$ cat flow/config.mk
export PLATFORM = sky130hd
export DESIGN_NAME = uSFFT
export DESIGN_NICKNAME = uSFFT
export VERILOG_FILES = /design/flow/design.v
export SDC_FILE = /design/flow/constraint.sdc
export NUM_CORES = 4
export LEC_CHECK = 0
export CAP_MARGIN = 20
export CORE_ASPECT_RATIO = 1.55
export CORE_MARGIN = 4
export CORE_UTILIZATION = 64
export PLACE_DENSITY_LB_ADDON = 0.2
export SLEW_MARGIN = 10
$ cat flow/constraint.sdc
create_clock -name core_clock -period 2.27 [get_ports {iClk}]
set_input_delay 0.4540 -clock core_clock [delete_from_list [all_inputs] [get_ports {iClk}]]
set_output_delay 0.4540 -clock core_clock [all_outputs]
set_load 0.01 [all_outputs]
$ cat flow/design.v
module cntwithen #(
    parameter BITWIDTH = 4  
) (
    input wire iClk,  
    input wire iRstN,  
    input wire iEn, 
    input wire iClr, 
    output reg [BITWIDTH - 1:0] oCnt
);
    always@(posedge iClk or negedge iRstN) begin
        if(~iRstN) begin
            oCnt <= 0;
        end else begin
            if(iClr) begin
                oCnt <= 0;
            end else begin
                oCnt <= oCnt + iEn;
            end
        end
    end
endmodule
module lsz # (
    parameter BITWIDTH = 4,
    parameter LOGBITWIDTH = $clog2(BITWIDTH)  
) (
    input wire [BITWIDTH - 1: 0] iGrey,  
    output wire [BITWIDTH - 1: 0] oOneHot,  
    output reg [LOGBITWIDTH - 1: 0] lszIdx  
);
    wire [BITWIDTH - 1: 0] tc;  
    genvar i;
    assign tc[0] = ~iGrey[0]; 
    generate 
        for (i = 1; i < BITWIDTH; i = i + 1) begin
            assign tc[i] = tc[i - 1] | ~iGrey[i];
        end
    endgenerate
    genvar j;
    assign oOneHot[0] = tc[0];
    generate 
        for(j = 1; j < BITWIDTH; j = j + 1) begin
            assign oOneHot[j] = tc[j - 1] ^ tc[j];
        end
    endgenerate
    always@(*) begin
        case(oOneHot)
            'd1 : lszIdx = 'd0;
            'd2 : lszIdx = 'd1;
            'd4 : lszIdx = 'd2;
            'd8 : lszIdx = 'd3;
            'd16 : lszIdx = 'd4;
            'd32 : lszIdx = 'd5;
            'd64 : lszIdx = 'd6;
            'd128 : lszIdx = 'd7;
            'd256 : lszIdx = 'd8;
            'd512 : lszIdx = 'd9;
            default : lszIdx = 'd0;
        endcase
    end
endmodule
module sobolrng_core #(
    parameter BITWIDTH = 8
) (
    input wire iClk,  
    input wire iRstN,  
    input wire iEn,
    input wire iClr,
    input wire [BITWIDTH - 1: 0] iOneHot,  
    input wire [BITWIDTH*BITWIDTH - 1: 0] dirVec,
    output reg [BITWIDTH - 1: 0] oRand  
);
    wire [BITWIDTH * BITWIDTH - 1: 0] orVec;
    wire [BITWIDTH - 1: 0] vec;
    assign orVec[BITWIDTH - 1: 0] = iOneHot[0] ? dirVec[BITWIDTH - 1: 0] : 0;
    genvar i;
    generate 
        for(i = 1; i < BITWIDTH; i = i + 1) begin
            assign orVec[(i+1)*BITWIDTH-1:i*BITWIDTH] = orVec[i*BITWIDTH-1:(i-1)*BITWIDTH] | (iOneHot[i] ? dirVec[(i+1)*BITWIDTH-1 : i*BITWIDTH] : 0);
        end
    endgenerate
    assign vec = orVec[BITWIDTH*BITWIDTH - 1: (BITWIDTH-1)*BITWIDTH];
    always@(posedge iClk or negedge iRstN) begin
        if(~iRstN) begin
            oRand <= 0;
        end else begin
            if(iClr) begin
                oRand <= 0;
            end else begin
                if(iEn) begin
                    oRand <= oRand ^ vec;
                end else begin 
                    oRand <= oRand;
                end 
            end 
        end
    end
endmodule
module sobolrng #(
    parameter BITWIDTH = 8
) (
    input wire iClk,  
    input wire iRstN,  
    input wire iEn, 
    input wire iClr, 
    output wire [BITWIDTH - 1: 0] sobolseq
);
    wire [BITWIDTH - 1: 0] cntNum;
    wire [BITWIDTH - 1: 0] oneHot;
    wire [BITWIDTH*BITWIDTH - 1: 0] dirVec;
    cntwithen #(
        .BITWIDTH(BITWIDTH)
    ) u_cntwithen (
        .iClk(iClk),
        .iRstN(iRstN),
        .iEn(iEn),
        .iClr(iClr),
        .oCnt(cntNum)
    );
    lsz #(
        .BITWIDTH(BITWIDTH)
    ) u_lsz (
        .iGrey(cntNum),
        .oOneHot(oneHot),
        .lszIdx()
    );
        assign dirVec[1*BITWIDTH-1 : 0*BITWIDTH] = 'd128;
        assign dirVec[2*BITWIDTH-1 : 1*BITWIDTH] = 'd64;
        assign dirVec[3*BITWIDTH-1 : 2*BITWIDTH] = 'd32;
        assign dirVec[4*BITWIDTH-1 : 3*BITWIDTH] = 'd16;
        assign dirVec[5*BITWIDTH-1 : 4*BITWIDTH] = 'd8;
        assign dirVec[6*BITWIDTH-1 : 5*BITWIDTH] = 'd4;
        assign dirVec[7*BITWIDTH-1 : 6*BITWIDTH] = 'd2;
        assign dirVec[8*BITWIDTH-1 : 7*BITWIDTH] = 'd1;
    sobolrng_core #(
        .BITWIDTH(BITWIDTH)
    ) u_sobolrng_core (
        .iClk(iClk),
        .iRstN(iRstN),
        .iEn(iEn),
        .iClr(iClr),
        .iOneHot(oneHot),
        .dirVec(dirVec),
        .oRand(sobolseq)
    );
endmodule
module parallelcnt (
    input wire iClk,
    input wire iRstN,
    input wire iA,
    input wire iB,
    output wire [1:0] oC
);
    assign oC = iA + iB;
endmodule
module uSADD #(
    parameter BINPUT = 2
) (
    input wire iClk,
    input wire iRstN, 
    input wire iA,
    input wire iB,
    output wire oC
);
    wire [BINPUT-1:0] PCout;
    reg [1:0] acc;
    parallelcnt u_parallelcnt (
        .iClk(iClk),
        .iRstN(iRstN),
        .iA(iA),
        .iB(iB),
        .oC(PCout)
    );
    always@(posedge iClk or negedge iRstN) begin
        if(~iRstN) begin
            acc <= 0;
        end else begin
            acc <= acc[0] + PCout;
        end
    end
    assign oC = acc[1];
endmodule
module uSSUB #(
    parameter BINPUT = 2
) (
    input wire iClk,
    input wire iRstN, 
    input wire iA,
    input wire iB,
    output wire oC
);
    wire [BINPUT-1:0] PCout;
    reg [1:0] acc;
    parallelcnt u_parallelcnt (
        .iClk(iClk),
        .iRstN(iRstN),
        .iA(iA),
        .iB(~iB),
        .oC(PCout)
    );
    always@(posedge iClk or negedge iRstN) begin
        if(~iRstN) begin
            acc <= 0;
        end else begin
            acc <= acc[0] + PCout;
        end
    end
    assign oC = acc[1];
endmodule
module uMUL_bi #(
    parameter BITWIDTH = 8
) (
    input wire iClk,
    input wire iRstN,
    input wire iA,
    input wire [BITWIDTH - 1: 0] iB,
    input wire loadB,
    input wire iClr,
    output reg oMult
);
    reg [BITWIDTH-1:0] iB_buff;  
    wire [BITWIDTH-1:0] sobolseqIn;
    wire [BITWIDTH-1:0] sobolseq;
    wire andTop;
    wire andBot;
    wire iA_inv = ~iA;
    always@(posedge iClk or negedge iRstN) begin
        if(~iRstN) begin
            iB_buff <= 0;
        end else begin
            if(loadB) begin
                iB_buff <= iB;
            end else begin
                iB_buff <= iB_buff;
            end
        end
    end
    sobolrng #(
        .BITWIDTH(BITWIDTH)
    ) u_sobolrngTop (
        .iClk(iClk),
        .iRstN(iRstN),
        .iEn(iA_inv), 
        .iClr(iClr),
        .sobolseq(sobolseqIn)
    );
    sobolrng #(
        .BITWIDTH(BITWIDTH)
    ) u_sobolrngBot (
        .iClk(iClk),
        .iRstN(iRstN),
        .iEn(iA), 
        .iClr(iClr),
        .sobolseq(sobolseq)
    );
    assign andTop = iA_inv & ~(iB_buff > sobolseqIn);
    assign andBot = iA & (iB_buff > sobolseq);
    always@(*) begin
        oMult <= andTop | andBot;
    end
endmodule
module uButterfly #(
    parameter BITWIDTH = 8,
              BINPUT = 2
) (
    input wire iClk,
    input wire iRstN,
    input wire loadW,
    input wire iClr,
    input wire iReal0,
    input wire iImg0,
    input wire iReal1,
    input wire iImg1,
    input wire [BITWIDTH-1:0] iwReal,
    input wire [BITWIDTH-1:0] iwImg,
    output wire oReal0,
    output wire oImg0,
    output wire oReal1,
    output wire oImg1
);
    wire eq_Real1_x_wReal;
    wire eq_Real1_x_wImg;
    wire eq_Img1_x_wReal;
    wire eq_Img1_x_wImg;
    wire scalerReal0;
    wire scalerImg0;
    wire real_eq;
    wire img_eq;
    reg biZero;
    always@(posedge iClk or negedge iRstN) begin
        if(~iRstN) begin 
            biZero <= 0;
        end else begin
            biZero <= ~biZero;
        end
    end
    uMUL_bi #(
        .BITWIDTH(BITWIDTH)
    )u_uMUL_bi_Real1_x_wReal (
        .iClk(iClk),
        .iRstN(iRstN),
        .iA(iReal1),
        .iB(iwReal),
        .loadB(loadW),
        .iClr(iClr),
        .oMult(eq_Real1_x_wReal)
    );
    uMUL_bi #(
        .BITWIDTH(BITWIDTH)
    ) u_uMUL_bi_Real1_x_wImg (
        .iClk(iClk),
        .iRstN(iRstN),
        .iA(iReal1),
        .iB(iwImg),
        .loadB(loadW),
        .iClr(iClr),
        .oMult(eq_Real1_x_wImg)
    );
    uMUL_bi #(
        .BITWIDTH(BITWIDTH)
    ) u_uMUL_bi_Img1_x_wReal (
        .iClk(iClk),
        .iRstN(iRstN),
        .iA(iImg1),
        .iB(iwReal),
        .loadB(loadW),
        .iClr(iClr),
        .oMult(eq_Img1_x_wReal)
    );
    uMUL_bi #(
        .BITWIDTH(BITWIDTH)
    ) u_uMUL_bi_Img1_x_wImg (
        .iClk(iClk),
        .iRstN(iRstN),
        .iA(iImg1),
        .iB(iwImg),
        .loadB(loadW),
        .iClr(iClr),
        .oMult(eq_Img1_x_wImg)
    );
    uSSUB #(
        .BINPUT(BINPUT)
    ) u_uSSUB_realeq (
        .iClk(iClk),
        .iRstN(iRstN),
        .iA(eq_Real1_x_wReal),
        .iB(eq_Img1_x_wImg),
        .oC(real_eq)
    );
    uSADD #(
        .BINPUT(BINPUT)
    ) u_uSADD_imgeq (
        .iClk(iClk),
        .iRstN(iRstN),
        .iA(eq_Real1_x_wImg),
        .iB(eq_Img1_x_wReal),
        .oC(img_eq) 
    );
    uSADD #(
        .BINPUT(BINPUT)
    ) u_uSADD_scalerReal (
        .iClk(iClk),
        .iRstN(iRstN),
        .iA(iReal0),
        .iB(biZero),
        .oC(scalerReal0)
    );
    uSADD #(
        .BINPUT(BINPUT)
    ) uSADD_scalerImg (
        .iClk(iClk),
        .iRstN(iRstN),
        .iA(iImg0),
        .iB(biZero),
        .oC(scalerImg0)
    );
    uSADD #(
        .BINPUT(BINPUT)
    ) u_uSADD_oReal0 (
        .iClk(iClk),
        .iRstN(iRstN),
        .iA(scalerReal0),
        .iB(real_eq),
        .oC(oReal0) 
    );
    uSADD #(
        .BINPUT(BINPUT)
    ) u_uSADD_oImg0 (
        .iClk(iClk),
        .iRstN(iRstN),
        .iA(scalerImg0),
        .iB(img_eq),
        .oC(oImg0) 
    );
    uSSUB #(
        .BINPUT(BINPUT)
    ) u_uSSUB_oReal1 (
        .iClk(iClk),
        .iRstN(iRstN),
        .iA(scalerReal0),
        .iB(real_eq),
        .oC(oReal1) 
    );
    uSSUB #(
        .BINPUT(BINPUT)
    ) u_uSSUB_oImg1 (
        .iClk(iClk),
        .iRstN(iRstN),
        .iA(scalerImg0),
        .iB(img_eq),
        .oC(oImg1) 
    );
endmodule
module uSFFT #(
    parameter BITWIDTH = 8,
    parameter BINPUT = 2
) (
    input wire iClk,
    input wire iRstN,
    input wire loadW,
    input wire iClr,
    input wire iAReal0,
    input wire iAImg0,
    input wire iAReal1,
    input wire iAImg1,
    input wire iBReal0,
    input wire iBImg0,
    input wire iBReal1,
    input wire iBImg1,
    input wire [BITWIDTH-1:0] iwReal,
    input wire [BITWIDTH-1:0] iwImg,
    output wire oCReal0,
    output wire oCImg0,
    output wire oCReal1,
    output wire oCImg1,
    output wire oDReal0,
    output wire oDImg0,
    output wire oDReal1,
    output wire oDImg1
);
    wire mid1_Real0;
    wire mid1_Img0;
    wire mid1_Real1;
    wire mid1_Img1;
    wire mid2_Real0;
    wire mid2_Img0;
    wire mid2_Real1;
    wire mid2_Img1;
    uButterfly #(
        .BITWIDTH(BITWIDTH),
        .BINPUT(BINPUT)
    ) u_uButterfly_in1 (
        .iClk(iClk),
        .iRstN(iRstN),
        .loadW(loadW),
        .iClr(iClr),
        .iReal0(iAReal0),
        .iImg0(iAImg0),
        .iReal1(iAReal1),
        .iImg1(iAImg1),
        .iwReal(iwReal),
        .iwImg(iwImg),
        .oReal0(mid1_Real0),
        .oImg0(mid1_Img0),
        .oReal1(mid1_Real1),
        .oImg1(mid1_Img1)
    );
    uButterfly #(
        .BITWIDTH(BITWIDTH),
        .BINPUT(BINPUT)
    ) u_uButterfly_in2 (
        .iClk(iClk),
        .iRstN(iRstN),
        .loadW(loadW),
        .iClr(iClr),
        .iReal0(iBReal0),
        .iImg0(iBImg0),
        .iReal1(iBReal1),
        .iImg1(iBImg1),
        .iwReal(iwReal),
        .iwImg(iwImg),
        .oReal0(mid2_Real0),
        .oImg0(mid2_Img0),
        .oReal1(mid2_Real1),
        .oImg1(mid2_Img1)
    );
    uButterfly #(
        .BITWIDTH(BITWIDTH),
        .BINPUT(BINPUT)
    ) u_uButterfly_out13 (
        .iClk(iClk),
        .iRstN(iRstN),
        .loadW(loadW),
        .iClr(iClr),
        .iReal0(mid1_Real0),
        .iImg0(mid1_Img0),
        .iReal1(mid2_Real0),
        .iImg1(mid2_Img0),
        .iwReal(iwReal),
        .iwImg(iwImg),
        .oReal0(oCReal0),
        .oImg0(oCImg0),
        .oReal1(oCReal1),
        .oImg1(oCImg1)
    );
    uButterfly #(
        .BITWIDTH(BITWIDTH),
        .BINPUT(BINPUT)
    ) u_uButterfly_out24 (
        .iClk(iClk),
        .iRstN(iRstN),
        .loadW(loadW),
        .iClr(iClr),
        .iReal0(mid1_Real1),
        .iImg0(mid1_Img1),
        .iReal1(mid2_Real1),
        .iImg1(mid2_Img1),
        .iwReal(iwReal),
        .iwImg(iwImg),
        .oReal0(oDReal0),
        .oImg0(oDImg0),
        .oReal1(oDReal1),
        .oImg1(oDImg1)
    );
endmodule
$ cat flow/run.sh
#!/bin/bash
# the make line also repeats each setting of config.mk as NAME=value (left out here)
make -C /OpenROAD-flow-scripts/flow DESIGN_CONFIG=/design/flow/config.mk WORK_HOME=/design/flow/orfs CLKGATE_MAP_FILE= finish
==> out/metrics.cfg, run 1 <==
[synthesis]
largest_area_cell = dfrtp_1
ys_async_sr_fraction_pct = 100
xor_share_pct = 8.28
ys_sh_simple_pct = 18.2
compound_area_share_pct = 8.56
synthCells = 3219
avgSynthCellArea_um2 = 10.1
top_logic_kind = simple AND/OR/NAND/NOR gates
synth_flops = 596
top_area_share_pct = 45.9
common_cells = 596 x dfrtp_1, 336 x nor2_1, 320 x ha_1
synth_seq_share_pct = 45.9
ys.flop_type = dfrtp_1
topCellsByArea = dfrtp_1 46%, ha_1 12%, xnor2_1 5.7%
ys_cells = 3219
yosys_warnings = 7
fa_ha_area_share_pct = 14.3
edf_count = 0
syn-num-nets = 3599
netlist_area_mm2 = 0.0325
ys_types = 49
ys_chip_area_mm2 = 0.0325
top_cell = dfrtp_1
mux_area_share_pct = 0.486

[timing]
finalMaxSlewViolations = 0
hold_violations = 0
fin_ws_ps = -286
post-route-period-util_pct = 113
tns_ps = -2540
setup_viol = 14
fin_skew_ps = 12.9
tightest_slew_ps = 570
max_freq_mhz = 391
hold_ws_ps = 225
min_period_ps = 2560
rsz0062_at_grt = true
slew_headroom_pct = 62.0

[place]
place.gp.congestion = 0.906
port_buffers = 35
dp_slack_ps = -366
dp.cells = 4023
dp_hpwl_um = 53100

[critical_path]
worst_ep_required_time_ps = 2760
slowest_delay_ps = 540
cp-end-kind = flip-flop
crit_type = reg -> reg
crit_chain = buf_12 -> ha_4 -> a211oi_2 -> nor2_1 -> o221a_2 -> or4_4 -> fa_1
path_delay_family = simple AND/OR/NAND/NOR gates
crit_fanout = 6
cp_num_buf_inv = 1
crit_arrival_ps = 3050
start_kind = flip-flop
crit_end = u_uButterfly_out24.u_uSADD_imgeq.acc[0]
crit_slowest_cell = or4_4
reg2reg_to = u_uButterfly_out24.u_uSADD_imgeq.acc[0]
rrSetupSlack_ps = -290
reg2reg_depth = 7
cp.depth = 7

[power]
internal-power_uw = 20900
seqPwrFrac_pct = 43.9
leakage_uw = 0.0162
power_uw = 30000
switching_power_uw = 9070
irDropWorstVdd_mv = 0.687
pg_comb_uw = 7030
largestPowerGroup = registers
pwr-share-comb_pct = 23.5
p_per_area_mw_per_mm2 = 792
swShare_pct = 30.3
pg_seq_uw = 13200
powerClk_uw = 9780
pwr-share-clk_pct = 32.6

[drt]
wl_per_cell_um = 18.1
drt_first_iter_violations = 1464
detail-route-antenna-nets = 0
drc = 0
antennaDiodeCount = 0
drt-total-wl_um = 75000
drt_pass1_iterations = 5
viasPerCell = 5.88
vias = 24400

[die]
chipWidth_um = 189
fp_util_pct = 64.7
core_mm2 = 0.0502
std_cell_rows = 102
fp.dieH_um = 288
top_level_ports = 36
chipArea_mm2 = 0.0545

[grt]
use_met3_pct = 3.40
grt_pass1_wl_um = 124000
grt_usage_pct = 27.5
grt_max_degree = 101
antenna_found_initial = 1
grt.overflow.total = 0
grt_pass1_vias = 25300
met2_usage_pct = 49.8
use_met1_pct = 33.3
top_usage_layer = met2

[clock_tree]
cts.path.max_buffers = 3
clkSinkCount = 596
clk_pin_slew_ps = 70
cts_tree = built
cts_made_buffers = 55
h-tree-depth = 2
worstSkewPairLatency_ps = 620
root_buffer = clkbuf_16

[outcome]
failed_checks = negative setup slack
status = finished with violations

[worst_hold_path]
whs_path_depth = 2
hold_start = iClr
min-delay-path-class = in -> reg

[job]
tool_warnings = 31
max_cap_viol_count = 0

[final_layout]
nets = 3801
fin_cells = 4141
syn2layout_area_growth_pct = 16.6
fill_cells = 3316

[through the flow]
| stage | area, um^2 | util (%) |
|---|---|---|
| finish | 37800 | 75.5 |
| global route | 37800 | 75.5 |
| CTS | 37500 | 74.8 |
| detailed placement | 35300 | 70.3 |
| global placement | 35300 | 70.3 |
| floorplan | 32700 | - |
[routing by layer]
metal	share of wire (%)	vias up
met5	0.012	-
met4	3.8	2
met3	3.4	190
met2	53	552
met1	40	12100
li1	-	11500
[what timing repair did]
item	in CTS	in global routing
endpoints found under the setup margin	16	16
gates resized	52	49
hold buffers	1	0
pin swaps	33	36
setup buffers	8	10
gates cloned	0	0
hold endpoints to repair	25	0
[layout make-up]
cell class / count / area (um^2) / share of cell area [%]
tap: 676 / 846 / 2.23
inverter: 288 / 1080 / 2.86
clock inverter: 22 / 275 / 0.727
clock buffer: 79 / 1620 / 4.28
timing repair buffer: 221 / 2260 / 5.98
sequential: 596 / 14900 / 39.5
multi-input combinational: 2259 / 16800 / 44.5
==> run 2: changes to the inputs <==
Settings changed: ABC_AREA set to 1, CORE_ASPECT_RATIO 1.55 to unset, CORE_MARGIN 4 to 2, CORE_UTILIZATION 64 to 72, CTS_CLUSTER_DIAMETER set to 258, CTS_CLUSTER_SIZE set to 100, PLACE_DENSITY set to 0.37, PLACE_DENSITY_LB_ADDON 0.2 to unset, SETUP_SLACK_MARGIN set to 0.36, SLEW_MARGIN 10 to 20.
Clock period 2.27 ns to 1.51 ns, I/O delays scaled along.
==> run 2 against run 1 <==
The run now fails in global routing (5_1_grt). Die size is 10% lower. Area after synthesis increased by 4.5%. Synthesized cell count up 27%.
==> out/metrics.cfg, run 2 <==
[synthesis]
synth_flops = 596  ; unchanged
synthCells = 4087  ; was 3219
top_logic_kind = simple AND/OR/NAND/NOR gates  ; unchanged
compound_area_share_pct = 12.0  ; was 8.56%
netlist_area_mm2 = 0.0339  ; was 0.0325 mm^2
edf_count = 0  ; unchanged
ys_chip_area_mm2 = 0.0339  ; was 0.0325 mm^2
top_cell = inv_1  ; was dfrtp_1
xor_share_pct = 0  ; was 8.28%
ys_cells = 4087  ; was 3219
ys_async_sr_fraction_pct = 100  ; unchanged
syn-num-nets = 4467  ; was 3599
ys_sh_simple_pct = 21.3  ; was 18.2%
avgSynthCellArea_um2 = 8.30  ; was 10.1 um^2
ys.flop_type = dfrtp_1  ; unchanged
yosys_warnings = 7  ; unchanged
fa_ha_area_share_pct = 13.7  ; was 14.3%
mux_area_share_pct = 0.465  ; was 0.486%
topCellsByArea = dfrtp_1 44%, ha_1 12%, inv_1 7.0%  ; was dfrtp_1 46%, ha_1 12%, xnor2_1 5.7%
common_cells = 630 x inv_1, 618 x nand2_1, 596 x dfrtp_1  ; was 596 x dfrtp_1, 336 x nor2_1, 320 x ha_1
largest_area_cell = dfrtp_1  ; unchanged
top_area_share_pct = 44.0  ; was 45.9%
ys_types = 31  ; was 49
synth_seq_share_pct = 44.0  ; was 45.9%

[place]
dp_hpwl_um = 61100  ; was 53100 um
dp_slack_ps = -732  ; was -366 ps
port_buffers = 35  ; unchanged
dp.cells = 5099  ; was 4023
place.gp.congestion = 0.871  ; was 0.906

[grt]
grt.overflow.total = 5121
grt_usage_pct = 107

[die]
fp.dieH_um = 221  ; was 288 um
chipArea_mm2 = 0.0489  ; was 0.0545 mm^2
top_level_ports = 36  ; unchanged
std_cell_rows = 79  ; was 102
fp_util_pct = 72.9  ; was 64.7%
chipWidth_um = 221  ; was 189 um
core_mm2 = 0.0466  ; was 0.0502 mm^2

[clock_tree]
cts_made_buffers = 9  ; was 55
clkSinkCount = 596  ; unchanged
root_buffer = clkbuf_16  ; unchanged
cts.path.max_buffers = 3  ; unchanged
h-tree-depth = 1  ; was 2

[outcome]
status = stopped before the end  ; was finished with violations
failing_step = global routing (5_1_grt)
stop_error = [ERROR GRT-0232] Routing congestion too high. Check the congestion heatmap in the GUI.

## run 2: repair_timing
action                                  4_1_cts
resized                                     426
endpoints found under the hold margin       541
cloned                                        1
endpoints found under the setup margin      446
hold buffers                                  4
pin swaps                                   177
setup buffers                                85
## run 2: stage by stage
| step | TNS (ps) | util, % | area (um^2) | power, uW |
|---|---|---|---|---|
| 2_1_floorplan | -6130 | - | 35000 | 26900 |
| 3_3_place_gp | -56470 | 84.9 | 39500 | 31200 |
| 3_5_place_dp | -69130 | 84.9 | 39500 | 32100 |
| 4_1_cts | -11550 | 90.6 | 42200 | 40100 |
## run 2: per-layer routing
layer,GRT usage (%),GRT overflow
met4,120,1081
met1,93.2,44
met5,55.3,19
met3,84.0,71
met2,138,3906
==> run 3: changes to the inputs <==
Settings changed: ABC_AREA 1 to unset, CTS_CLUSTER_DIAMETER 258 to 394, CTS_CLUSTER_SIZE 100 to unset, SETUP_SLACK_MARGIN 0.36 to -0.16.
Clock period 1.51 ns to 2.28 ns, I/O delays scaled along.
==> run 3 against run 2 <==
The layout now fails its checks (negative setup slack). Area after synthesis down 4.3%. Die size down 4.2%. Synthesized cell count down 21%.
==> out/metrics.cfg, run 3 <==
[critical_path]
path_delay_family = adder cells
crit_arrival_ps = 3070
crit_chain = buf_12 -> ha_1 -> nand4_1 -> a21oi_2 -> a2111oi_1 -> or4_1 -> fa_1 -> inv_1
crit_end = u_uButterfly_out13.u_uSSUB_realeq.acc[0]
crit_type = reg -> reg
reg2reg_depth = 8
slowest_delay_ps = 550
cp_num_buf_inv = 2
crit_fanout = 6
rrSetupSlack_ps = -270
worst_ep_required_time_ps = 2790
reg2reg_to = u_uButterfly_out13.u_uSSUB_realeq.acc[0]
cp.depth = 8
crit_slowest_cell = or4_1
cp-end-kind = flip-flop
start_kind = flip-flop

[grt]
grt_pass1_wl_um = 127000
grt_max_degree = 91
grt_usage_pct = 33.2
antenna_found_initial = 0
grt.overflow.total = 0
grt_pass1_vias = 25800

[synthesis]
xor_share_pct = 8.28  ; was 0%
yosys_warnings = 7  ; unchanged
netlist_area_mm2 = 0.0325  ; was 0.0339 mm^2
ys_types = 49  ; was 31
top_area_share_pct = 45.9  ; was 44.0%
ys_sh_simple_pct = 18.2  ; was 21.3%
common_cells = 596 x dfrtp_1, 336 x nor2_1, 320 x ha_1  ; was 630 x inv_1, 618 x nand2_1, 596 x dfrtp_1
syn-num-nets = 3599  ; was 4467
compound_area_share_pct = 8.56  ; was 12.0%
top_logic_kind = simple AND/OR/NAND/NOR gates  ; unchanged
ys_async_sr_fraction_pct = 100  ; unchanged
synth_flops = 596  ; unchanged
avgSynthCellArea_um2 = 10.1  ; was 8.30 um^2
mux_area_share_pct = 0.486  ; was 0.465%
topCellsByArea = dfrtp_1 46%, ha_1 12%, xnor2_1 5.7%  ; was dfrtp_1 44%, ha_1 12%, inv_1 7.0%
ys_cells = 3219  ; was 4087
largest_area_cell = dfrtp_1  ; unchanged
ys.flop_type = dfrtp_1  ; unchanged
ys_chip_area_mm2 = 0.0325  ; was 0.0339 mm^2
synth_seq_share_pct = 45.9  ; was 44.0%
edf_count = 0  ; unchanged
synthCells = 3219  ; was 4087
top_cell = dfrtp_1  ; was inv_1
fa_ha_area_share_pct = 14.3  ; was 13.7%

[timing]
post-route-period-util_pct = 112
setup_viol = 15
rsz0062_at_grt = true
fin_ws_ps = -272
hold_violations = 0
min_period_ps = 2550
hold_ws_ps = 233
finalMaxSlewViolations = 0
tns_ps = -2540
slew_headroom_pct = 64.4
fin_skew_ps = 14.5
max_freq_mhz = 392
tightest_slew_ps = 533

[drt]
detail-route-antenna-nets = 0
wl_per_cell_um = 18.8
viasPerCell = 6.08
drt_pass1_iterations = 6
antennaDiodeCount = 0
drt_first_iter_violations = 2101
vias = 24800
drt-total-wl_um = 76500
drc = 0

[worst_hold_path]
hold_start = iClr
min-delay-path-class = in -> reg
whs_path_depth = 2

[clock_tree]
h-tree-depth = 2  ; was 1
cts_made_buffers = 60  ; was 9
clkSinkCount = 596  ; unchanged
cts_tree = built
cts.path.max_buffers = 3  ; unchanged
root_buffer = clkbuf_16  ; unchanged
worstSkewPairLatency_ps = 620
clk_pin_slew_ps = 60

[final_layout]
final-comb-area_mm2 = 0.0169
fill_cells = 2394
stdcell_area_mm2 = 0.0379
final_util_pct = 85.4
regArea_mm2 = 0.0149
syn2layout_area_growth_pct = 16.8
nets = 3815

[power]
irDropWorstVdd_mv = 0.903
largestPowerGroup = registers
switching_power_uw = 9140
pg_seq_uw = 13100
swShare_pct = 30.4
pwr-share-clk_pct = 32.8
pg_comb_uw = 7140
seqPwrFrac_pct = 43.5
p_per_area_mw_per_mm2 = 794
internal-power_uw = 21000
powerClk_uw = 9880
pwr-share-comb_pct = 23.7
leakage_uw = 0.0163

[outcome]
status = finished with violations  ; was stopped before the end
failed_checks = negative setup slack

[die]
core_mm2 = 0.0444  ; was 0.0466 mm^2
chipWidth_um = 216  ; was 221 um
std_cell_rows = 77  ; was 79
top_level_ports = 36  ; unchanged
fp.dieH_um = 216  ; was 221 um
fp_util_pct = 73.1  ; was 72.9%
chipArea_mm2 = 0.0468  ; was 0.0489 mm^2

[job]
max_cap_viol_count = 0
tool_warnings = 31

[place]
dpl_cell_area_mm2 = 0.0351  ; was 0.0395 mm^2
place.gp.congestion = 0.881  ; was 0.871
dp_hpwl_um = 52400  ; was 61100 um
port_buffers = 35  ; unchanged

==> run 3: per-stage QoR <==
step / cells / total power (uW) / worst slack [ps]
floorplan: 3219 / 16800 / -166
global placement: 3952 / 19000 / -338
detailed placement: 3952 / 19600 / -428
CTS: 4069 / 29900 / -245
global route: 4070 / 31700 / -360
finish: 4070 / 30100 / -272
==> run 3: final cells by class <==
| cell class | count | area share, % |
|---|---|---|
| clock buffers | 86 | 4.67 |
| clock inverters | 19 | 0.528 |
| inverters | 288 | 2.85 |
| multi-input cells | 2259 | 44.7 |
| flip-flops and latches | 596 | 39.3 |
| well taps | 592 | 1.95 |
| repair buffers | 230 | 5.98 |
==> run 3: per-layer routing <==
| metal | vias up | routed length, um | global-route usage (%) |
|---|---|---|---|
| met2 | 667 | 39200 | 58.7 |
| met4 | 0 | 3640 | 15.3 |
| met1 | 12300 | 30200 | 40.5 |
| li1 | 11600 | - | - |
| met3 | 258 | 3430 | 4.59 |
| met5 | - | 0 | 0 |
==> run 3: what timing repair did <==
item	4_1_cts	5_1_grt
cloned	0	0
endpoints found under the hold margin	32	0
resized	61	64
hold buffers	1	0
pin swaps	28	41
buffers inserted	16	6
setup endpoints to repair	12	16
==> run 4: changes to the inputs <==
Settings changed: CELL_PAD_IN_SITES_GLOBAL_PLACEMENT set to 0, CORE_MARGIN 2 to 3, CORE_UTILIZATION 72 to 23, CTS_CLUSTER_DIAMETER 394 to 390, PLACE_DENSITY 0.37 to unset, PLACE_DENSITY_LB_ADDON set to 0.06, SETUP_SLACK_MARGIN -0.16 to 0.23.
Clock period 2.28 ns to 3.27 ns, I/O delays scaled along.
==> run 4 against run 3 <==
Global-route usage shrank 21 points. Combinational power shrank 42%. Final cell count grew 30%. Largest power group unchanged. Synthesized cell count is the same. Critical path type unchanged. Clock-buffer cell count grew 36. Critical path depth grew 2. The run now finishes clean. Sequential power shrank about 30%. Utilization shrank 58 points. Hold slack gained 230 ps. Sequential cell count is the same.
==> out/metrics.cfg, run 4 <==
[critical_path]
path_delay_family = AND-OR/OR-AND gates  ; was adder cells
start_kind = flip-flop  ; unchanged
crit_fanout = 16  ; was 6
rrSetupSlack_ps = 410  ; was -270 ps
crit_end = u_uButterfly_in1.u_uSSUB_realeq.acc[0]  ; was u_uButterfly_out13.u_uSSUB_realeq.acc[0]
cp-end-kind = flip-flop  ; unchanged
crit_top_cell = a21oi_1
crit_chain = buf_4 -> ha_1 -> a21oi_1 -> nand2_1 -> a21oi_1 -> a21oi_1 -> a211oi_1 -> buf_4 -> fa_1 -> inv_1  ; was buf_12 -> ha_1 -> nand4_1 -> a21oi_2 -> a2111oi_1 -> or4_1 -> fa_1 -> inv_1
worst_ep_required_time_ps = 3870  ; was 2790 ps
crit_slowest_cell = a211oi_1  ; was or4_1
crit_type = reg -> reg  ; unchanged
reg2reg_to = u_uButterfly_in1.u_uSSUB_realeq.acc[0]  ; was u_uButterfly_out13.u_uSSUB_realeq.acc[0]
cp_num_buf_inv = 3  ; was 2
cp.depth = 10  ; was 8
reg2reg_depth = 10  ; was 8
slowest_delay_ps = 470  ; was 550 ps
crit_arrival_ps = 3460  ; was 3070 ps

[timing]
slew_headroom_pct = 51.6  ; was 64.4%
hold_ws_ps = 458  ; was 233 ps
min_period_ps = 2860  ; was 2550 ps
tns_ps = 0  ; was -2540 ps
post-route-period-util_pct = 87.5  ; was 112%
setup_viol = 0  ; was 15
rsz0062_at_grt = false  ; was true
tightest_slew_ps = 726  ; was 533 ps
finalMaxSlewViolations = 0  ; unchanged
hold_violations = 0  ; unchanged
fin_skew_ps = 23.8  ; was 14.5 ps
max_freq_mhz = 350  ; was 392 MHz

[synthesis]
mux_area_share_pct = 0.486  ; unchanged
netlist_area_mm2 = 0.0325  ; unchanged
topCellsByArea = dfrtp_1 46%, ha_1 12%, xnor2_1 5.7%  ; unchanged
synth_seq_share_pct = 45.9  ; unchanged
xor_share_pct = 8.28  ; unchanged
common_cells = 596 x dfrtp_1, 336 x nor2_1, 320 x ha_1  ; unchanged
synth_flops = 596  ; unchanged
syn-num-nets = 3599  ; unchanged
ys_types = 49  ; unchanged
ys_async_sr_fraction_pct = 100  ; unchanged
compound_area_share_pct = 8.56  ; unchanged
yosys_warnings = 7  ; unchanged
ys.flop_type = dfrtp_1  ; unchanged
top_area_share_pct = 45.9  ; unchanged
top_cell = dfrtp_1  ; unchanged
ys_cells = 3219  ; unchanged
ys_sh_simple_pct = 18.2  ; unchanged
top_logic_kind = simple AND/OR/NAND/NOR gates  ; unchanged
synthCells = 3219  ; unchanged
fa_ha_area_share_pct = 14.3  ; unchanged
avgSynthCellArea_um2 = 10.1  ; unchanged
edf_count = 0  ; unchanged
ys_chip_area_mm2 = 0.0325  ; unchanged
largest_area_cell = dfrtp_1  ; unchanged

[drt]
antennaDiodeCount = 0  ; unchanged
viasPerCell = 4.37  ; was 6.08
drt_first_iter_violations = 1077  ; was 2101
drt-total-wl_um = 85000  ; was 76500 um
wl_per_cell_um = 16.1  ; was 18.8 um
drt_pass1_iterations = 5  ; was 6
detail-route-antenna-nets = 0  ; unchanged
drc = 0  ; unchanged
vias = 23100  ; was 24800

[grt]
grt_usage_pct = 11.9  ; was 33.2%
grt_pass1_vias = 24400  ; was 25800
antenna_found_initial = 1  ; was 0
grt.overflow.total = 0  ; unchanged
grt_max_degree = 98  ; was 91
grt_pass1_wl_um = 139000  ; was 127000 um

[clock_tree]
clk_pin_slew_ps = 50  ; was 60 ps
cts_tree = built  ; unchanged
clkSinkCount = 596  ; unchanged
cts.path.max_buffers = 3  ; unchanged
cts_made_buffers = 81  ; was 60
worstSkewPairLatency_ps = 660  ; was 620 ps
h-tree-depth = 3  ; was 2
root_buffer = clkbuf_16  ; unchanged

[die]
core_mm2 = 0.140  ; was 0.0444 mm^2
std_cell_rows = 137  ; was 77
chipWidth_um = 382  ; was 216 um
fp.dieH_um = 382  ; was 216 um
chipArea_mm2 = 0.146  ; was 0.0468 mm^2
fp_util_pct = 23.2  ; was 73.1%
top_level_ports = 36  ; unchanged

[power]
swShare_pct = 29.7  ; was 30.4%
powerClk_uw = 9100  ; was 9880 uW
pwr-share-comb_pct = 18.5  ; was 23.7%
pg_seq_uw = 9150  ; was 13100 uW
internal-power_uw = 15700  ; was 21000 uW
seqPwrFrac_pct = 40.9  ; was 43.5%
irDropWorstVdd_mv = 0.361  ; was 0.903 mV
largestPowerGroup = registers  ; unchanged
switching_power_uw = 6650  ; was 9140 uW
pg_comb_uw = 4140  ; was 7140 uW
pwr-share-clk_pct = 40.7  ; was 32.8%
power_uw = 22400  ; was 30100 uW
leakage_uw = 0.0159  ; was 0.0163 uW
p_per_area_mw_per_mm2 = 583  ; was 794 mW/mm^2

[place]
dp_hpwl_um = 58200  ; was 52400 um
dpl_cell_area_mm2 = 0.0357  ; was 0.0351 mm^2
dp.cells = 5131  ; was 3952
place.gp.congestion = 0.737  ; was 0.881
port_buffers = 35  ; unchanged

[final_layout]
stdcell_area_mm2 = 0.0384  ; was 0.0379 mm^2
fin_cells = 5275  ; was 4070
nets = 3719  ; was 3815
syn2layout_area_growth_pct = 18.3  ; was 16.8%

[worst_hold_path]
min-delay-path-class = in -> reg  ; unchanged
hold_start = iClr  ; unchanged
whs_path_depth = 2  ; unchanged

[outcome]
status = finished clean  ; was finished with violations

[job]
tool_warnings = 26  ; was 31
max_cap_viol_count = 0  ; unchanged

[run 4: metal layers]
| layer | share of wire (%) | wire, um | global-route usage (%) |
|---|---|---|---|
| met5 | 0 | 0 | 0 |
| met4 | 2.6 | 2230 | 3.35 |
| met2 | 45 | 38300 | 19.0 |
| met3 | 3.0 | 2510 | 2.32 |
| met1 | 49 | 41900 | 16.3 |
[run 4: stage by stage]
step                      util [%]  setup slack (ps)
final                         27.5               410
after global routing          27.5               286
after CTS                     27.5               313
after detailed placement      25.5               314
after global placement        25.5               343
after floorplan                  -               683
[run 4: final cells by class]
cell class,count,area [um^2]
Fill cell,14700,101000
Clock inverter,21,280
Multi-Input combinational cell,2259,16200
Timing Repair Buffer,113,1150
Inverter,288,1080
Tap cell,1876,2350
Sequential cell,596,14900
Clock buffer,122,2450
[run 4: timing repair]
| item | CTS | global route |
|---|---|---|
| endpoints found under the setup margin | 0 | 2 |
| hold buffers | 1 | 0 |
| buffers inserted | 0 | 0 |
| gates resized | 0 | 2 |
| endpoints found under the hold margin | 39 | 0 |
==> run 5: changes to the inputs <==
Settings changed: ABC_AREA set to 1, CAP_MARGIN 20 to 5, CELL_PAD_IN_SITES_DETAIL_PLACEMENT set to 0, CELL_PAD_IN_SITES_GLOBAL_PLACEMENT 0 to unset, CORE_MARGIN 3 to 2, CORE_UTILIZATION 23 to 72, CTS_CLUSTER_DIAMETER 390 to 77, CTS_CLUSTER_SIZE set to 44, GPL_ROUTABILITY_DRIVEN set to 0, PLACE_DENSITY_LB_ADDON 0.06 to unset, SETUP_SLACK_MARGIN 0.23 to -0.17, TNS_END_PERCENT set to 90.
Clock period 3.27 ns to 1.68 ns, I/O delays scaled along.
==> run 5 against run 4 <==
The layout now fails its checks (negative setup slack). Routed wire length shrank 0.82%. Design area grew 4.1%. Global-route usage grew 23 points. Clock-buffer cell count shrank 79. Final cell count shrank 3.5%. Critical path type unchanged. Via count grew 27%.
==> out/metrics.cfg, run 5 <==
[place]
dp_hpwl_um = 57900  ; was 58200 um
port_buffers = 35  ; unchanged

[timing]
hold_ws_ps = 131  ; was 458 ps
post-route-period-util_pct = 132  ; was 87.5%
setup_viol = 31  ; was 0
slew_headroom_pct = 57.7  ; was 51.6%
rsz0062_at_grt = true  ; was false
fin_ws_ps = -539  ; was 410 ps
fin_skew_ps = 37.6  ; was 23.8 ps
finalMaxSlewViolations = 0  ; unchanged
hold_violations = 0  ; unchanged
tns_ps = -7530  ; was 0 ps
tightest_slew_ps = 635  ; was 726 ps
min_period_ps = 2220  ; was 2860 ps
max_freq_mhz = 451  ; was 350 MHz

[critical_path]
start_kind = flip-flop  ; unchanged
reg2reg_depth = 10  ; unchanged
cp_num_buf_inv = 2  ; was 3
crit_top_cell = nand2_1  ; was a21oi_1
crit_slowest_cell = fa_2  ; was a211oi_1
crit_type = reg -> reg  ; unchanged
cp-end-kind = flip-flop  ; unchanged
rrSetupSlack_ps = -540  ; was 410 ps
crit_fanout = 14  ; was 16
cp.depth = 10  ; unchanged
crit_chain = buf_12 -> ha_1 -> a21oi_1 -> o21ai_0 -> nand2_1 -> nand2_1 -> nand2_1 -> nand2_2 -> fa_2 -> inv_2  ; was buf_4 -> ha_1 -> a21oi_1 -> nand2_1 -> a21oi_1 -> a21oi_1 -> a211oi_1 -> buf_4 -> fa_1 -> inv_1
path_delay_family = adder cells  ; was AND-OR/OR-AND gates
reg2reg_to = u_uButterfly_in1.u_uSSUB_realeq.acc[0]  ; unchanged
crit_end = u_uButterfly_in1.u_uSSUB_realeq.acc[0]  ; unchanged
worst_ep_required_time_ps = 2160  ; was 3870 ps
slowest_delay_ps = 530  ; was 470 ps
crit_arrival_ps = 2700  ; was 3460 ps

[drt]
drc = 0  ; unchanged
vias = 29300  ; was 23100
drt_first_iter_violations = 2282  ; was 1077
drt-total-wl_um = 84300  ; was 85000 um
detail-route-antenna-nets = 0  ; unchanged
viasPerCell = 5.75  ; was 4.37
wl_per_cell_um = 16.6  ; was 16.1 um
drt_pass1_iterations = 5  ; unchanged

[final_layout]
syn2layout_area_growth_pct = 17.9  ; was 18.3%
nets = 4838  ; was 3719
fill_cells = 2702  ; was 14700

[clock_tree]
root_buffer = clkbuf_16  ; unchanged
h-tree-depth = 2  ; was 3
cts.path.max_buffers = 3  ; unchanged
worstSkewPairLatency_ps = 600  ; was 660 ps
clk_pin_slew_ps = 100  ; was 50 ps
cts_tree = built  ; unchanged
clkSinkCount = 596  ; unchanged
cts_made_buffers = 37  ; was 81

[synthesis]
ys_sh_simple_pct = 21.3  ; was 18.2%
ys_async_sr_fraction_pct = 100  ; unchanged
avgSynthCellArea_um2 = 8.30  ; was 10.1 um^2
ys.flop_type = dfrtp_1  ; unchanged
largest_area_cell = dfrtp_1  ; unchanged
top_cell = inv_1  ; was dfrtp_1
top_logic_kind = simple AND/OR/NAND/NOR gates  ; unchanged
synth_seq_share_pct = 44.0  ; was 45.9%
ys_chip_area_mm2 = 0.0339  ; was 0.0325 mm^2
ys_cells = 4087  ; was 3219
common_cells = 630 x inv_1, 618 x nand2_1, 596 x dfrtp_1  ; was 596 x dfrtp_1, 336 x nor2_1, 320 x ha_1
syn-num-nets = 4467  ; was 3599
edf_count = 0  ; unchanged
netlist_area_mm2 = 0.0339  ; was 0.0325 mm^2
mux_area_share_pct = 0.465  ; was 0.486%
compound_area_share_pct = 12.0  ; was 8.56%
fa_ha_area_share_pct = 13.7  ; was 14.3%
top_area_share_pct = 44.0  ; was 45.9%
synthCells = 4087  ; was 3219
xor_share_pct = 0  ; was 8.28%
yosys_warnings = 7  ; unchanged
synth_flops = 596  ; unchanged
topCellsByArea = dfrtp_1 44%, ha_1 12%, inv_1 7.0%  ; was dfrtp_1 46%, ha_1 12%, xnor2_1 5.7%
ys_types = 31  ; was 49

[power]
seqPwrFrac_pct = 44.9  ; was 40.9%
pg_comb_uw = 11300  ; was 4140 uW
p_per_area_mw_per_mm2 = 974  ; was 583 mW/mm^2
pwr-share-clk_pct = 26.2  ; was 40.7%
leakage_uw = 0.0183  ; was 0.0159 uW
irDropWorstVdd_mv = 1.51  ; was 0.361 mV
largestPowerGroup = registers  ; unchanged
pg_seq_uw = 17500  ; was 9150 uW
power_uw = 39000  ; was 22400 uW
pwr-share-comb_pct = 28.9  ; was 18.5%
powerClk_uw = 10200  ; was 9100 uW
switching_power_uw = 13500  ; was 6650 uW
swShare_pct = 34.7  ; was 29.7%
internal-power_uw = 25500  ; was 15700 uW

[job]
tool_warnings = 31  ; was 26
max_cap_viol_count = 0  ; unchanged

[grt]
grt_pass1_wl_um = 141000  ; was 139000 um
grt.overflow.total = 0  ; unchanged
antenna_found_initial = 3  ; was 1
grt_max_degree = 99  ; was 98
grt_pass1_vias = 29200  ; was 24400
grt_usage_pct = 35.0  ; was 11.9%

[worst_hold_path]
min-delay-path-class = in -> reg  ; unchanged
whs_path_depth = 4  ; was 2
hold_start = iClr  ; unchanged

[die]
chipArea_mm2 = 0.0489  ; was 0.146 mm^2
std_cell_rows = 79  ; was 137
core_mm2 = 0.0466  ; was 0.140 mm^2
top_level_ports = 36  ; unchanged
fp.dieH_um = 221  ; was 382 um
chipWidth_um = 221  ; was 382 um
fp_util_pct = 72.9  ; was 23.2%

[outcome]
status = finished with violations  ; was finished clean
failed_checks = negative setup slack

run 5: layer usage:
layer,vias up,share of wire [%],track usage [%]
met3,197,6.5,4.29
met5,-,0.044,0
met4,6,3.0,11.5
met1,13900,43,48.1
li1,14200,-,-
met2,973,47,58.1
run 5: through the flow:
step | instance area [um^2] | util (%) | instances | worst slack, ps
after floorplan | 34000 | - | 4087 | -251
after CTS | 39700 | 85.4 | 5089 | -428
after detailed placement | 38000 | 81.7 | 5022 | -528
after global placement | 38000 | 81.7 | 5022 | -499
final | 40000 | 85.9 | 5091 | -539
after global routing | 40000 | 85.9 | 5090 | -579
run 5: timing repair:
action | 4_1_cts | 5_1_grt
buffers inserted | 1 | 1
resized | 66 | 68
pin swaps | 21 | 32
setup endpoints to repair | 16 | 26
hold buffers | 1 | 0
gates cloned | 1 | 0
hold endpoints to repair | 192 | 0
run 5: final cells by class:
| cell class | instances | area (um^2) | share of cell area [%] |
|---|---|---|---|
| repair buffers | 415 | 3880 | 9.71 |
| flip-flops and latches | 596 | 14900 | 37.3 |
| clock inverters | 21 | 270 | 0.676 |
| clock buffers | 43 | 978 | 2.45 |
| well taps | 607 | 759 | 1.90 |
| multi-input cells | 2754 | 16700 | 41.8 |
| inverters | 654 | 2470 | 6.18 |
| diodes | 1 | 2.50 | 0.00626 |
==> run 6: changes to the inputs <==
Settings changed: ABC_AREA 1 to unset, CAP_MARGIN 5 to 30, CELL_PAD_IN_SITES_DETAIL_PLACEMENT 0 to unset, CORE_ASPECT_RATIO set to 0.52, CORE_UTILIZATION 72 to 42, CTS_CLUSTER_DIAMETER 77 to unset, CTS_CLUSTER_SIZE 44 to 93, GPL_ROUTABILITY_DRIVEN 0 to unset, GPL_TIMING_DRIVEN set to 0, MAX_ROUTING_LAYER set to met4, MIN_ROUTING_LAYER set to met2, PLACE_DENSITY set to 0.55, SETUP_SLACK_MARGIN -0.17 to unset, SLEW_MARGIN 20 to 35, TNS_END_PERCENT 90 to 60.
Clock period 1.68 ns to 4.0 ns, I/O delays scaled along.
==> run 6 against run 5 <==
The run now finishes clean. Largest power group unchanged. Sequential share of layout area rose by 3.4 points. Combinational power is 68% lower. Largest cell class unchanged. Routed wire length rose by 8.7%. First-iteration DRC count grew 100%. Die size is 63% higher. Clock skew shrank 23 ps. Critical path type is now in -> reg. Area after synthesis decreased by 4.3%. Sequential power shrank 57%. Critical path depth down 3. Via count grew 14%.
==> out/metrics.cfg, run 6 <==
[synthesis]
largest_area_cell = dfrtp_1  ; unchanged
top_cell = dfrtp_1  ; was inv_1
netlist_area_mm2 = 0.0325  ; was 0.0339 mm^2
ys.flop_type = dfrtp_1  ; unchanged
ys_types = 49  ; was 31
yosys_warnings = 7  ; unchanged
ys_chip_area_mm2 = 0.0325  ; was 0.0339 mm^2
fa_ha_area_share_pct = 14.3  ; was 13.7%
syn-num-nets = 3599  ; was 4467
top_logic_kind = simple AND/OR/NAND/NOR gates  ; unchanged
ys_sh_simple_pct = 18.2  ; was 21.3%
compound_area_share_pct = 8.56  ; was 12.0%
synth_seq_share_pct = 45.9  ; was 44.0%
mux_area_share_pct = 0.486  ; was 0.465%
topCellsByArea = dfrtp_1 46%, ha_1 12%, xnor2_1 5.7%  ; was dfrtp_1 44%, ha_1 12%, inv_1 7.0%
avgSynthCellArea_um2 = 10.1  ; was 8.30 um^2
synthCells = 3219  ; was 4087
top_area_share_pct = 45.9  ; was 44.0%
common_cells = 596 x dfrtp_1, 336 x nor2_1, 320 x ha_1  ; was 630 x inv_1, 618 x nand2_1, 596 x dfrtp_1
ys_async_sr_fraction_pct = 100  ; unchanged
edf_count = 0  ; unchanged
ys_cells = 3219  ; was 4087
synth_flops = 596  ; unchanged
xor_share_pct = 8.28  ; was 0%

[critical_path]
crit_slowest_cell = clkdlybuf4s50_1  ; was fa_2
path_delay_family = buffers and inverters  ; was adder cells
rrSetupSlack_ps = 780  ; was -540 ps
reg2reg_to = u_uButterfly_out13.u_uSSUB_realeq.acc[0]  ; was u_uButterfly_in1.u_uSSUB_realeq.acc[0]
crit_type = in -> reg  ; was reg -> reg
cp-end-kind = flip-flop  ; unchanged
crit_end = u_uButterfly_in2.u_uSSUB_realeq.acc[0]  ; was u_uButterfly_in1.u_uSSUB_realeq.acc[0]
crit_path_start = iBImg1
slowest_delay_ps = 670  ; was 530 ps
crit_fanout = 10  ; was 14
start_kind = primary input  ; was flip-flop
crit_arrival_ps = 3840  ; was 2700 ps
reg2reg_depth = 7  ; was 10
cp_num_buf_inv = 4  ; was 2
worst_ep_required_time_ps = 4590  ; was 2160 ps
cp.depth = 7  ; was 10
crit_chain = clkdlybuf4s50_1 -> buf_2 -> clkbuf_1 -> o221ai_1 -> o211ai_1 -> fa_1 -> inv_1  ; was buf_12 -> ha_1 -> a21oi_1 -> o21ai_0 -> nand2_1 -> nand2_1 -> nand2_1 -> nand2_2 -> fa_2 -> inv_2

[grt]
grt_pass1_vias = 37100  ; was 29200
grt.overflow.total = 0  ; unchanged
antenna_found_initial = 0  ; was 3
grt_pass1_wl_um = 142000  ; was 141000 um
grt_max_degree = 81  ; was 99
grt_usage_pct = 36.4  ; was 35.0%

[final_layout]
fill_cells = 6947  ; was 2702
syn2layout_area_growth_pct = 12.8  ; was 17.9%
nets = 3713  ; was 4838
stdcell_area_mm2 = 0.0366  ; was 0.0400 mm^2
final_util_pct = 47.9  ; was 85.9%

[place]
dpl_cell_area_mm2 = 0.0347  ; was 0.0380 mm^2
port_buffers = 33  ; was 35
dp_hpwl_um = 62400  ; was 57900 um
place.gp.congestion = 0.865
dp_slack_ps = 258  ; was -528 ps

[power]
seqPwrFrac_pct = 44.2  ; was 44.9%
largestPowerGroup = registers  ; unchanged
pwr-share-comb_pct = 21.5  ; was 28.9%
irDropWorstVdd_mv = 0.369  ; was 1.51 mV
pg_seq_uw = 7540  ; was 17500 uW
pg_comb_uw = 3670  ; was 11300 uW
powerClk_uw = 5870  ; was 10200 uW
swShare_pct = 32.7  ; was 34.7%
p_per_area_mw_per_mm2 = 467  ; was 974 mW/mm^2
internal-power_uw = 11500  ; was 25500 uW
switching_power_uw = 5580  ; was 13500 uW
pwr-share-clk_pct = 34.4  ; was 26.2%
leakage_uw = 0.0155  ; was 0.0183 uW

[die]
core_mm2 = 0.0764  ; was 0.0466 mm^2
fp.dieH_um = 205  ; was 221 um
std_cell_rows = 73  ; was 79
top_level_ports = 36  ; unchanged
fp_util_pct = 42.5  ; was 72.9%
chipArea_mm2 = 0.0797  ; was 0.0489 mm^2
chipWidth_um = 390  ; was 221 um

[drt]
drt-total-wl_um = 91600  ; was 84300 um
viasPerCell = 7.59  ; was 5.75
drt_first_iter_violations = 4647  ; was 2282
drc = 0  ; unchanged
detail-route-antenna-nets = 0  ; unchanged
vias = 33400  ; was 29300
drt_pass1_iterations = 9  ; was 5
wl_per_cell_um = 20.9  ; was 16.6 um

[timing]
rsz0062_at_grt = false  ; was true
fin_ws_ps = 751  ; was -539 ps
tns_ps = 0  ; was -7530 ps
finalMaxSlewViolations = 0  ; unchanged
min_period_ps = 3250
setup_viol = 0  ; was 31
fin_skew_ps = 14.3  ; was 37.6 ps
post-route-period-util_pct = 81.2  ; was 132%
hold_violations = 0  ; unchanged
tightest_slew_ps = 930  ; was 635 ps
slew_headroom_pct = 38.0  ; was 57.7%
max_freq_mhz = 308

[clock_tree]
hold_buffers = 0  ; was 1
clkSinkCount = 596  ; unchanged
clk_pin_slew_ps = 70  ; was 100 ps
h-tree-depth = 2  ; unchanged
cts_tree = built  ; unchanged
worstSkewPairLatency_ps = 660  ; was 600 ps
cts_made_buffers = 56  ; was 37
cts_setup_buffers = 0  ; was 1
cts_resized = 0  ; was 66
cts.path.max_buffers = 3  ; unchanged
root_buffer = clkbuf_16  ; unchanged

[job]
tool_warnings = 26  ; was 31
max_cap_viol_count = 0  ; unchanged

[worst_hold_path]
min-delay-path-class = in -> async  ; was in -> reg

[outcome]
status = finished clean  ; was finished with violations

## run 6: area by class of cell
type | instances | area, um^2 | area share (%)
Clock inverter | 25 | 298 | 0.813
Inverter | 288 | 1080 | 2.95
Timing Repair Buffer | 56 | 908 | 2.48
Tap cell | 1012 | 1270 | 3.46
Multi-Input combinational cell | 2259 | 16200 | 44.2
Buffer | 76 | 323 | 0.882
Sequential cell | 596 | 14900 | 40.8
Clock buffer | 75 | 1610 | 4.41
Antenna cell | 6 | 15.0 | 0.0410
## run 6: layer usage
layer / part of all wire, % / track usage (%)
met3: 48 / 54.5
met4: 7.1 / 5.65
met5: 0 / -
met2: 45 / 36.3
met1: 0 / -
## run 6: through the flow
stage               std cells  hold WS, ps  total power (uW)
floorplan                3219          453              9560
global placement         4264          466             10800
detailed placement       4287          482             11100
CTS                      4387          119             16900
global route             4387          147             18000
finish                   4393          116             17100
==> run 7: changes to the inputs <==
Settings changed: CAP_MARGIN 30 to 20, CORE_ASPECT_RATIO 0.52 to unset, CORE_UTILIZATION 42 to 40, CTS_CLUSTER_SIZE 93 to unset, GPL_TIMING_DRIVEN 0 to unset, MAX_ROUTING_LAYER met4 to unset, MIN_ROUTING_LAYER met2 to unset, PLACE_DENSITY 0.55 to unset, SLEW_MARGIN 35 to 20, TNS_END_PERCENT 60 to unset.
Clock period 4.0 ns to 2.84 ns, I/O delays scaled along.
==> run 7 against run 6 <==
Synthesized cell count stayed put. Clock-buffer cell count rose by 30. Area after synthesis is the same. Global-route usage decreased by 19 points. Non-clock buffer count down 20. Sequential power grew 39%. Total power rose by 40%. Largest power group unchanged. Die size grew 4.8%. Via count fell by 32%. Still clean on timing, DRC and antenna. Largest cell class unchanged. Design area increased by 0.89%.
==> out/metrics.cfg, run 7 <==
[outcome]
status = finished clean  ; unchanged

[grt]
antenna_found_initial = 0  ; unchanged
grt_max_degree = 96  ; was 81
grt_usage_pct = 17.1  ; was 36.4%
grt_pass1_wl_um = 116000  ; was 142000 um
grt_pass1_vias = 22200  ; was 37100
grt.overflow.total = 0  ; unchanged

[die]
chipArea_mm2 = 0.0835  ; was 0.0797 mm^2
chipWidth_um = 289  ; was 390 um
top_level_ports = 36  ; unchanged
fp.dieH_um = 289  ; was 205 um
core_mm2 = 0.0804  ; was 0.0764 mm^2
std_cell_rows = 104  ; was 73
fp_util_pct = 40.4  ; was 42.5%

[timing]
tns_ps = 0  ; unchanged
post-route-period-util_pct = 95.6  ; was 81.2%
min_period_ps = 2720
fin_ws_ps = 124  ; was 751 ps
slew_headroom_pct = 51.7  ; was 38.0%
setup_viol = 0  ; unchanged
max_freq_mhz = 368
tightest_slew_ps = 724  ; was 930 ps
fin_skew_ps = 18.7  ; was 14.3 ps
rsz0062_at_grt = false  ; unchanged
finalMaxSlewViolations = 0  ; unchanged
hold_violations = 0  ; unchanged

[power]
irDropWorstVdd_mv = 0.412  ; was 0.369 mV
swShare_pct = 29.1  ; was 32.7%
pg_seq_uw = 10500  ; was 7540 uW
powerClk_uw = 8830  ; was 5870 uW
largestPowerGroup = registers  ; unchanged
pg_comb_uw = 4650  ; was 3670 uW
p_per_area_mw_per_mm2 = 648  ; was 467 mW/mm^2
pwr-share-clk_pct = 36.9  ; was 34.4%
switching_power_uw = 6970  ; was 5580 uW
internal-power_uw = 17000  ; was 11500 uW
pwr-share-comb_pct = 19.4  ; was 21.5%
leakage_uw = 0.0157  ; was 0.0155 uW
seqPwrFrac_pct = 43.7  ; was 44.2%

[drt]
wl_per_cell_um = 15.7  ; was 20.9 um
detail-route-antenna-nets = 0  ; unchanged
antennaDiodeCount = 0  ; was 6
drt_first_iter_violations = 1442  ; was 4647
drc = 0  ; unchanged
vias = 22700  ; was 33400
drt_pass1_iterations = 7  ; was 9
drt-total-wl_um = 69600  ; was 91600 um
viasPerCell = 5.12  ; was 7.59

[place]
dpl_cell_area_mm2 = 0.0347  ; about the same
place.gp.congestion = 0.776  ; was 0.865
dp_slack_ps = 70.3  ; was 258 ps
port_buffers = 35  ; was 33
dp_hpwl_um = 48500  ; was 62400 um

[synthesis]
compound_area_share_pct = 8.56  ; unchanged
synth_flops = 596  ; unchanged
ys_chip_area_mm2 = 0.0325  ; unchanged
ys_cells = 3219  ; unchanged
ys_async_sr_fraction_pct = 100  ; unchanged
syn-num-nets = 3599  ; unchanged
ys_sh_simple_pct = 18.2  ; unchanged
xor_share_pct = 8.28  ; unchanged
mux_area_share_pct = 0.486  ; unchanged
synthCells = 3219  ; unchanged
ys_types = 49  ; unchanged
ys.flop_type = dfrtp_1  ; unchanged
fa_ha_area_share_pct = 14.3  ; unchanged
common_cells = 596 x dfrtp_1, 336 x nor2_1, 320 x ha_1  ; unchanged
top_cell = dfrtp_1  ; unchanged
top_area_share_pct = 45.9  ; unchanged
topCellsByArea = dfrtp_1 46%, ha_1 12%, xnor2_1 5.7%  ; unchanged
synth_seq_share_pct = 45.9  ; unchanged
avgSynthCellArea_um2 = 10.1  ; unchanged
edf_count = 0  ; unchanged
largest_area_cell = dfrtp_1  ; unchanged
top_logic_kind = simple AND/OR/NAND/NOR gates  ; unchanged
yosys_warnings = 7  ; unchanged
netlist_area_mm2 = 0.0325  ; unchanged

[critical_path]
cp-end-kind = flip-flop  ; unchanged
start_kind = flip-flop  ; was primary input
worst_ep_required_time_ps = 3370  ; was 4590 ps
reg2reg_to = u_uButterfly_out13.u_uSADD_imgeq.acc[0]  ; was u_uButterfly_out13.u_uSSUB_realeq.acc[0]
crit_arrival_ps = 3250  ; was 3840 ps
slowest_delay_ps = 610  ; was 670 ps
crit_chain = buf_4 -> ha_1 -> a21oi_1 -> nand2_1 -> a21o_1 -> o221ai_1 -> o211ai_1 -> fa_1  ; was clkdlybuf4s50_1 -> buf_2 -> clkbuf_1 -> o221ai_1 -> o211ai_1 -> fa_1 -> inv_1
crit_fanout = 11  ; was 10
crit_type = reg -> reg  ; was in -> reg
rrSetupSlack_ps = 120  ; was 780 ps
crit_slowest_cell = fa_1  ; was clkdlybuf4s50_1
crit_end = u_uButterfly_out13.u_uSADD_imgeq.acc[0]  ; was u_uButterfly_in2.u_uSSUB_realeq.acc[0]
path_delay_family = adder cells  ; was buffers and inverters
cp.depth = 8  ; was 7
reg2reg_depth = 8  ; was 7
cp_num_buf_inv = 1  ; was 4

[final_layout]
syn2layout_area_growth_pct = 13.8  ; was 12.8%
final_util_pct = 45.9  ; was 47.9%
nets = 3703  ; was 3713
fill_cells = 7525  ; was 6947
regArea_mm2 = 0.0149  ; about the same
final-comb-area_mm2 = 0.0162  ; about the same
stdcell_area_mm2 = 0.0369  ; was 0.0366 mm^2

[clock_tree]
root_buffer = clkbuf_16  ; unchanged
cts_made_buffers = 66  ; was 56
h-tree-depth = 3  ; was 2
clkSinkCount = 596  ; unchanged
worstSkewPairLatency_ps = 600  ; was 660 ps
cts_tree = built  ; unchanged
clk_pin_slew_ps = 60  ; was 70 ps
cts.path.max_buffers = 3  ; unchanged
cts_setup_buffers = 0  ; unchanged

[job]
tool_warnings = 26  ; unchanged
max_cap_viol_count = 0  ; unchanged

[worst_hold_path]
hold_start = iClr
whs_path_depth = 2
min-delay-path-class = in -> reg  ; was in -> async

==> run 7: metal layers <==
layer	vias to the layer above	wire length, um	GRT usage, %
li1	11300	-	-
met2	258	32100	27.8
met3	77	2220	2.46
met5	-	0	0
met4	0	1180	4.24
met1	11000	34200	24.2
==> run 7: repair_timing <==
action | CTS | global route
endpoints found under the setup margin | 0 | 2
endpoints found under the hold margin | 46 | 0
hold buffers | 1 | 0
gates resized | 0 | 2
==> run 7: per-stage QoR <==
| step | std cells | hold slack (ps) | total power, uW |
|---|---|---|---|
| after global placement | 4314 | 474 | 15200 |
| after global routing | 4433 | 353 | 25500 |
| after CTS | 4433 | 334 | 24300 |
| final | 4433 | 352 | 24000 |
| after detailed placement | 4314 | 483 | 15300 |
| after floorplan | 3219 | 272 | 13500 |
==> run 7: final cells by class <==
cell class | count | area share [%]
flip-flops and latches | 596 | 40.4
well taps | 1060 | 3.59
repair buffers | 112 | 3.26
multi-input cells | 2259 | 43.8
clock buffers | 105 | 5.59
inverters | 288 | 2.93
clock inverters | 13 | 0.474
==> run 8: changes to the inputs <==
Settings changed: CORE_UTILIZATION 40 to 65, CTS_CLUSTER_DIAMETER set to 258, PLACE_DENSITY set to 0.37.
Clock period 2.84 ns to 2.15 ns, I/O delays scaled along.
==> run 8 against run 7 <==
Now fails the layout checks on negative setup slack. Area after synthesis did not move. Die size decreased by 38%. Global-route usage is 13 points higher. Routed wire length up 8.1%. Synthesized cell count is the same. Utilization up 32 points. Total power up 36%. Critical path type unchanged. Critical endpoint is now u_uButterfly_out24.u_uSSUB_realeq.acc[0]. Largest power group unchanged.
==> out/metrics.cfg, run 8 <==
[synthesis]
compound_area_share_pct = 8.56  ; unchanged
mux_area_share_pct = 0.486  ; unchanged
topCellsByArea = dfrtp_1 46%, ha_1 12%, xnor2_1 5.7%  ; unchanged
ys_sh_simple_pct = 18.2  ; unchanged
ys_cells = 3219  ; unchanged
xor_share_pct = 8.28  ; unchanged
edf_count = 0  ; unchanged
largest_area_cell = dfrtp_1  ; unchanged
top_cell = dfrtp_1  ; unchanged
synth_seq_share_pct = 45.9  ; unchanged
top_logic_kind = simple AND/OR/NAND/NOR gates  ; unchanged
syn-num-nets = 3599  ; unchanged
synth_flops = 596  ; unchanged
avgSynthCellArea_um2 = 10.1  ; unchanged
ys_chip_area_mm2 = 0.0325  ; unchanged

[power]
leakage_uw = 0.0166  ; was 0.0157 uW
internal-power_uw = 22800  ; was 17000 uW
irDropWorstVdd_mv = 0.708  ; was 0.412 mV
swShare_pct = 29.8  ; was 29.1%
p_per_area_mw_per_mm2 = 845  ; was 648 mW/mm^2
largestPowerGroup = registers  ; unchanged
pwr-share-comb_pct = 22.5  ; was 19.4%
pg_comb_uw = 7300  ; was 4650 uW

[worst_hold_path]
min-delay-path-class = in -> reg  ; unchanged
hold_start = iClr  ; unchanged

[drt]
drt_first_iter_violations = 1472  ; was 1442
viasPerCell = 5.79  ; was 5.12
drc = 0  ; unchanged
drt_pass1_iterations = 5  ; was 7
antennaDiodeCount = 0  ; unchanged
detail-route-antenna-nets = 0  ; unchanged
drt-total-wl_um = 75300  ; was 69600 um

[timing]
tightest_slew_ps = 533  ; was 724 ps
fin_ws_ps = -424  ; was 124 ps
fin_skew_ps = 20.7  ; was 18.7 ps
max_freq_mhz = 388  ; was 368 MHz
post-route-period-util_pct = 120  ; was 95.6%
hold_violations = 0  ; unchanged
setup_viol = 16  ; was 0
slew_headroom_pct = 64.4  ; was 51.7%

[grt]
grt_max_degree = 75  ; was 96
antenna_found_initial = 0  ; unchanged
grt.overflow.total = 0  ; unchanged
grt_pass1_vias = 24800  ; was 22200
grt_usage_pct = 30.1  ; was 17.1%

[critical_path]
worst_ep_required_time_ps = 2690  ; was 3370 ps
crit_chain = buf_12 -> buf_8 -> ha_4 -> a211oi_2 -> nor2_1 -> o221a_2 -> or4_4 -> fa_2  ; was buf_4 -> ha_1 -> a21oi_1 -> nand2_1 -> a21o_1 -> o221ai_1 -> o211ai_1 -> fa_1
cp_num_buf_inv = 2  ; was 1
crit_arrival_ps = 3120  ; was 3250 ps
crit_slowest_cell = fa_2  ; was fa_1
rrSetupSlack_ps = -420  ; was 120 ps
cp-end-kind = flip-flop  ; unchanged
path_delay_family = adder cells  ; unchanged
start_kind = flip-flop  ; unchanged
slowest_delay_ps = 520  ; was 610 ps
crit_fanout = 3  ; was 11

[final_layout]
syn2layout_area_growth_pct = 18.3  ; was 13.8%
fin_cells = 4193  ; was 4433

[outcome]
status = finished with violations  ; was finished clean
failed_checks = negative setup slack

[place]
place.gp.congestion = 0.877  ; was 0.776
dpl_cell_area_mm2 = 0.0356  ; was 0.0347 mm^2
dp_hpwl_um = 52700  ; was 48500 um
port_buffers = 35  ; unchanged

[clock_tree]
cts_tree = built  ; unchanged
root_buffer = clkbuf_16  ; unchanged
clk_pin_slew_ps = 60  ; about the same
worstSkewPairLatency_ps = 610  ; was 600 ps
clkSinkCount = 596  ; unchanged

[die]
chipArea_mm2 = 0.0518  ; was 0.0835 mm^2

[job]
max_cap_viol_count = 0  ; unchanged

==> run 8: repair_timing <==
item,CTS,global route
endpoints found under the setup margin,16,17
setup buffers,15,9
pin swaps,22,15
hold endpoints to repair,27,0
cloned,0,0
gates resized,50,36
hold buffers,1,0
==> run 8: layout make-up <==
| type | instances | area (um^2) |
|---|---|---|
| Clock inverter | 13 | 119 |
| Clock buffer | 104 | 2030 |
| Multi-Input combinational cell | 2259 | 16700 |
| Sequential cell | 596 | 14900 |
| Timing Repair Buffer | 269 | 2670 |
| Tap cell | 664 | 831 |
| Fill cell | 3253 | 10700 |
| Inverter | 288 | 1080 |
==> run 8: through the flow <==
step,total power (uW),setup TNS (ps)
2_1_floorplan,17900,-1040
3_3_place_gp,20300,-9040
3_5_place_dp,20800,-11350
4_1_cts,32500,-4320
5_1_grt,34300,-5680
6_report,32500,-4560
==> run 8: per-layer routing <==
metal  global-route usage, %  part of all wire, %  vias up
met5                       0                    0        -
met4                    11.8                  3.6        0
li1                        -                    -    11600
met3                    3.98                  3.6      151
met1                    39.4                   44    12000
met2                    51.1                   49      457
No activity file was given, so power comes from the tool's default toggle rates.
